==> build 95 <==
==> flow/design.v <==
`timescale 1ns / 100ps
module Cordic(clk,rst,phase_step,xin,yin,xout,yout);
parameter IN_WIDTH	= 16; 
parameter EXTRA_BITS	= 6; 
localparam WI			= IN_WIDTH;
localparam WXY			= IN_WIDTH+EXTRA_BITS; 
localparam STG			= WXY; 
input clk;
input rst; 
input signed  [31:0]    phase_step; 
input signed  [WI-1:0]  xin,yin;
output signed [WXY-1:0] xout,yout;
wire signed [31:0] atan_table [0:31];
                 assign atan_table[00] = 32'b0010_0000_0000_0000_0000_0000_0000_0000;
						assign atan_table[01] = 32'b0001_0010_1110_0100_0000_0101_0001_1110;
						assign atan_table[02] = 32'b0000_1001_1111_1011_0011_1000_0101_1011;
						assign atan_table[03] = 32'b0000_0101_0001_0001_0001_0001_1101_0100;
						assign atan_table[04] = 32'b0000_0010_1000_1011_0000_1101_0100_0011;
						assign atan_table[05] = 32'b0000_0001_0100_0101_1101_0111_1110_0001;
						assign atan_table[06] = 32'b0000_0000_1010_0010_1111_0110_0001_1110;
						assign atan_table[07] = 32'b0000_0000_0101_0001_0111_1100_0101_0101;
						assign atan_table[08] = 32'b0000_0000_0010_1000_1011_1110_0101_0011;
						assign atan_table[09] = 32'b0000_0000_0001_0100_0101_1111_0010_1111;
						assign atan_table[10] = 32'b0000_0000_0000_1010_0010_1111_1001_1000;
						assign atan_table[11] = 32'b0000_0000_0000_0101_0001_0111_1100_1100;
						assign atan_table[12] = 32'b0000_0000_0000_0010_1000_1011_1110_0110;
						assign atan_table[13] = 32'b0000_0000_0000_0001_0100_0101_1111_0011;
						assign atan_table[14] = 32'b0000_0000_0000_0000_1010_0010_1111_1010;
						assign atan_table[15] = 32'b0000_0000_0000_0000_0101_0001_0111_1101;
						assign atan_table[16] = 32'b0000_0000_0000_0000_0010_1000_1011_1110;
						assign atan_table[17] = 32'b0000_0000_0000_0000_0001_0100_0101_1111;
						assign atan_table[18] = 32'b0000_0000_0000_0000_0000_1010_0011_0000;
						assign atan_table[19] = 32'b0000_0000_0000_0000_0000_0101_0001_1000;
						assign atan_table[20] = 32'b0000_0000_0000_0000_0000_0010_1000_1100;
						assign atan_table[21] = 32'b0000_0000_0000_0000_0000_0001_0100_0110;
						assign atan_table[22] = 32'b0000_0000_0000_0000_0000_0000_1010_0011;
						assign atan_table[23] = 32'b0000_0000_0000_0000_0000_0000_0101_0001;
						assign atan_table[24] = 32'b0000_0000_0000_0000_0000_0000_0010_1001;
						assign atan_table[25] = 32'b0000_0000_0000_0000_0000_0000_0001_0100;
						assign atan_table[26] = 32'b0000_0000_0000_0000_0000_0000_0000_1010;
						assign atan_table[27] = 32'b0000_0000_0000_0000_0000_0000_0000_0101;
						assign atan_table[28] = 32'b0000_0000_0000_0000_0000_0000_0000_0011;
						assign atan_table[29] = 32'b0000_0000_0000_0000_0000_0000_0000_0010;
						assign atan_table[30] = 32'b0000_0000_0000_0000_0000_0000_0000_0001;
						assign atan_table[31] = 32'b0000_0000_0000_0000_0000_0000_0000_0000;
reg signed [WXY-1:0] X [0:STG-1];
reg signed [WXY-1:0] Y [0:STG-1];
reg signed [31:0]    Z [0:STG-1]; 
reg [31:0] phase_acc;
wire [1:0]  quadrant = phase_acc [31:30]; 
wire signed [WI-1:0] nxin,nyin;
assign nxin = -xin;
assign nyin = -yin;
always @(posedge clk)
	begin
		case(quadrant)
			2'b00,2'b11: 
				begin  
					X[0] <= {xin[WI-1],xin}<<{EXTRA_BITS-1};
					Y[0] <= {yin[WI-1],yin}<<{EXTRA_BITS-1};
					Z[0] <= phase_acc ;
				end
			2'b01:
				begin
					X[0] <= {nyin[WI-1],nyin}<<{EXTRA_BITS-1};
					Y[0] <= {xin[WI-1],xin}<<{EXTRA_BITS-1};
					Z[0] <= {2'b00,phase_acc[29:0]}; 
				end
			2'b10:
				begin
					X[0] <= {yin[WI-1],yin}<<{EXTRA_BITS-1};
					Y[0] <= {nxin[WI-1],nxin}<<{EXTRA_BITS-1};
					Z[0] <= {2'b11,phase_acc[29:0]};
				end
			default:;
		endcase
		if(rst) phase_acc<=32'd0; else phase_acc<=phase_acc+phase_step;
	end
genvar i;
generate
	for(i=0;i<(STG-1);i=i+1)
	begin:ITERATION
	wire z_sign;
	wire signed [WXY-1:0] x_shr,y_shr;
	assign x_shr=X[i]>>>i;
	assign y_shr=Y[i]>>>i;
	assign z_sign=Z[i][31];
	always @ (posedge clk)
			begin
				X[i+1] <= z_sign?(X[i]+y_shr):(X[i]-y_shr);
				Y[i+1] <= z_sign?(Y[i]-x_shr):(Y[i]+x_shr);
				Z[i+1] <= z_sign?(Z[i]+atan_table[i]):(Z[i]-atan_table[i]);
				end
	end
endgenerate
assign xout	=	X[STG-1];
assign yout	=	Y[STG-1];
endmodule
==> flow/run.sh <==
#!/bin/bash
# the make line also repeats each setting of config.mk as NAME=value (left out here)
make -C /OpenROAD-flow-scripts/flow DESIGN_CONFIG=/design/flow/config.mk WORK_HOME=/design/flow/orfs CLKGATE_MAP_FILE= finish
==> flow/config.mk <==
export PLATFORM = sky130hd
export DESIGN_NAME = Cordic
export DESIGN_NICKNAME = Cordic
export VERILOG_FILES = /design/flow/design.v
export SDC_FILE = /design/flow/constraint.sdc
export NUM_CORES = 4
export LEC_CHECK = 0
export CAP_MARGIN = 5
export CELL_PAD_IN_SITES_DETAIL_PLACEMENT = 0
export CORE_MARGIN = 2
export CORE_UTILIZATION = 40
export CTS_CLUSTER_DIAMETER = 51
export CTS_CLUSTER_SIZE = 18
export GPL_TIMING_DRIVEN = 0
export HOLD_SLACK_MARGIN = 0.28
export MIN_ROUTING_LAYER = met1
export PLACE_DENSITY_LB_ADDON = 0.27
export SETUP_SLACK_MARGIN = -0.23
export SLEW_MARGIN = 15
export TNS_END_PERCENT = 55
==> flow/constraint.sdc <==
create_clock -name core_clock -period 7.64 [get_ports {clk}]
set_input_delay 1.5280 -clock core_clock [delete_from_list [all_inputs] [get_ports {clk}]]
set_output_delay 1.5280 -clock core_clock [all_outputs]
set_load 0.01 [all_outputs]
==> inputs of trial 34, as changes to build 95 <==
==> flow/config.mk (replaced) <==
export PLATFORM = sky130hd
export DESIGN_NAME = Cordic
export DESIGN_NICKNAME = Cordic
export VERILOG_FILES = /design/flow/design.v
export SDC_FILE = /design/flow/constraint.sdc
export NUM_CORES = 4
export LEC_CHECK = 0
export CAP_MARGIN = 20
export CORE_MARGIN = 2
export CORE_UTILIZATION = 70
export SLEW_MARGIN = 20
==> flow/constraint.sdc (replaced) <==
create_clock -name core_clock -period 3.56 [get_ports {clk}]
set_input_delay 0.7120 -clock core_clock [delete_from_list [all_inputs] [get_ports {clk}]]
set_output_delay 0.7120 -clock core_clock [all_outputs]
set_load 0.01 [all_outputs]
==> comparison table <==
Crit path DAT: trial 34 4.53 ns; build 95 6.04 ns
Seq/total area: trial 34 24.98%; build 95 25.99%
Initial DRC Count: trial 34 7,630; build 95 4,196
Port-buffer cells: trial 34 109; build 95 106
Total placed instance area: trial 34 118,300 µm²; build 95 115,800 µm²
GR met3 Demand/Resource: trial 34 4.953%; build 95 2.238%
Largest net degree at the start of global routing: trial 34 52; build 95 29
Vertical die dimension: trial 34 400.7 µm; build 95 528.7 µm
Metal-1 WL: trial 34 123.9 mm; build 95 112.8 mm
Critical-path top delay cell: trial 34 dfxtp_2; build 95 dfxtp_1
OpenROAD warning count: trial 34 129; build 95 124
Antenna violations before repair: trial 34 5; build 95 2
Number of nets in the layout: trial 34 15,186; build 95 14,622
Count of buffering cells on the critical path with inverters included: trial 34 16; build 95 2
Area enclosed by the die boundary: trial 34 160,500 µm²; build 95 279,600 µm²
Result of the run: trial 34 failed layout checks; build 95 complete, no violations
Violated checks: trial 34 setup timing; build 95 -
Number of global-route vias before repair: trial 34 94,840; build 95 85,108
RSZ-0062 raised after global routing: trial 34 true; build 95 false
HPWL after detailed placement: trial 34 225.6 mm; build 95 203.2 mm
Total stage count of the critical path: trial 34 24; build 95 13
First-pass DRT Iterations: trial 34 7; build 95 6
Routability congestion estimate: trial 34 0.9834; build 95 0.8842
Maximum count of clock buffers along a single path: trial 34 3; build 95 4
Combinational gate area: trial 34 77,970 µm²; build 95 75,060 µm²
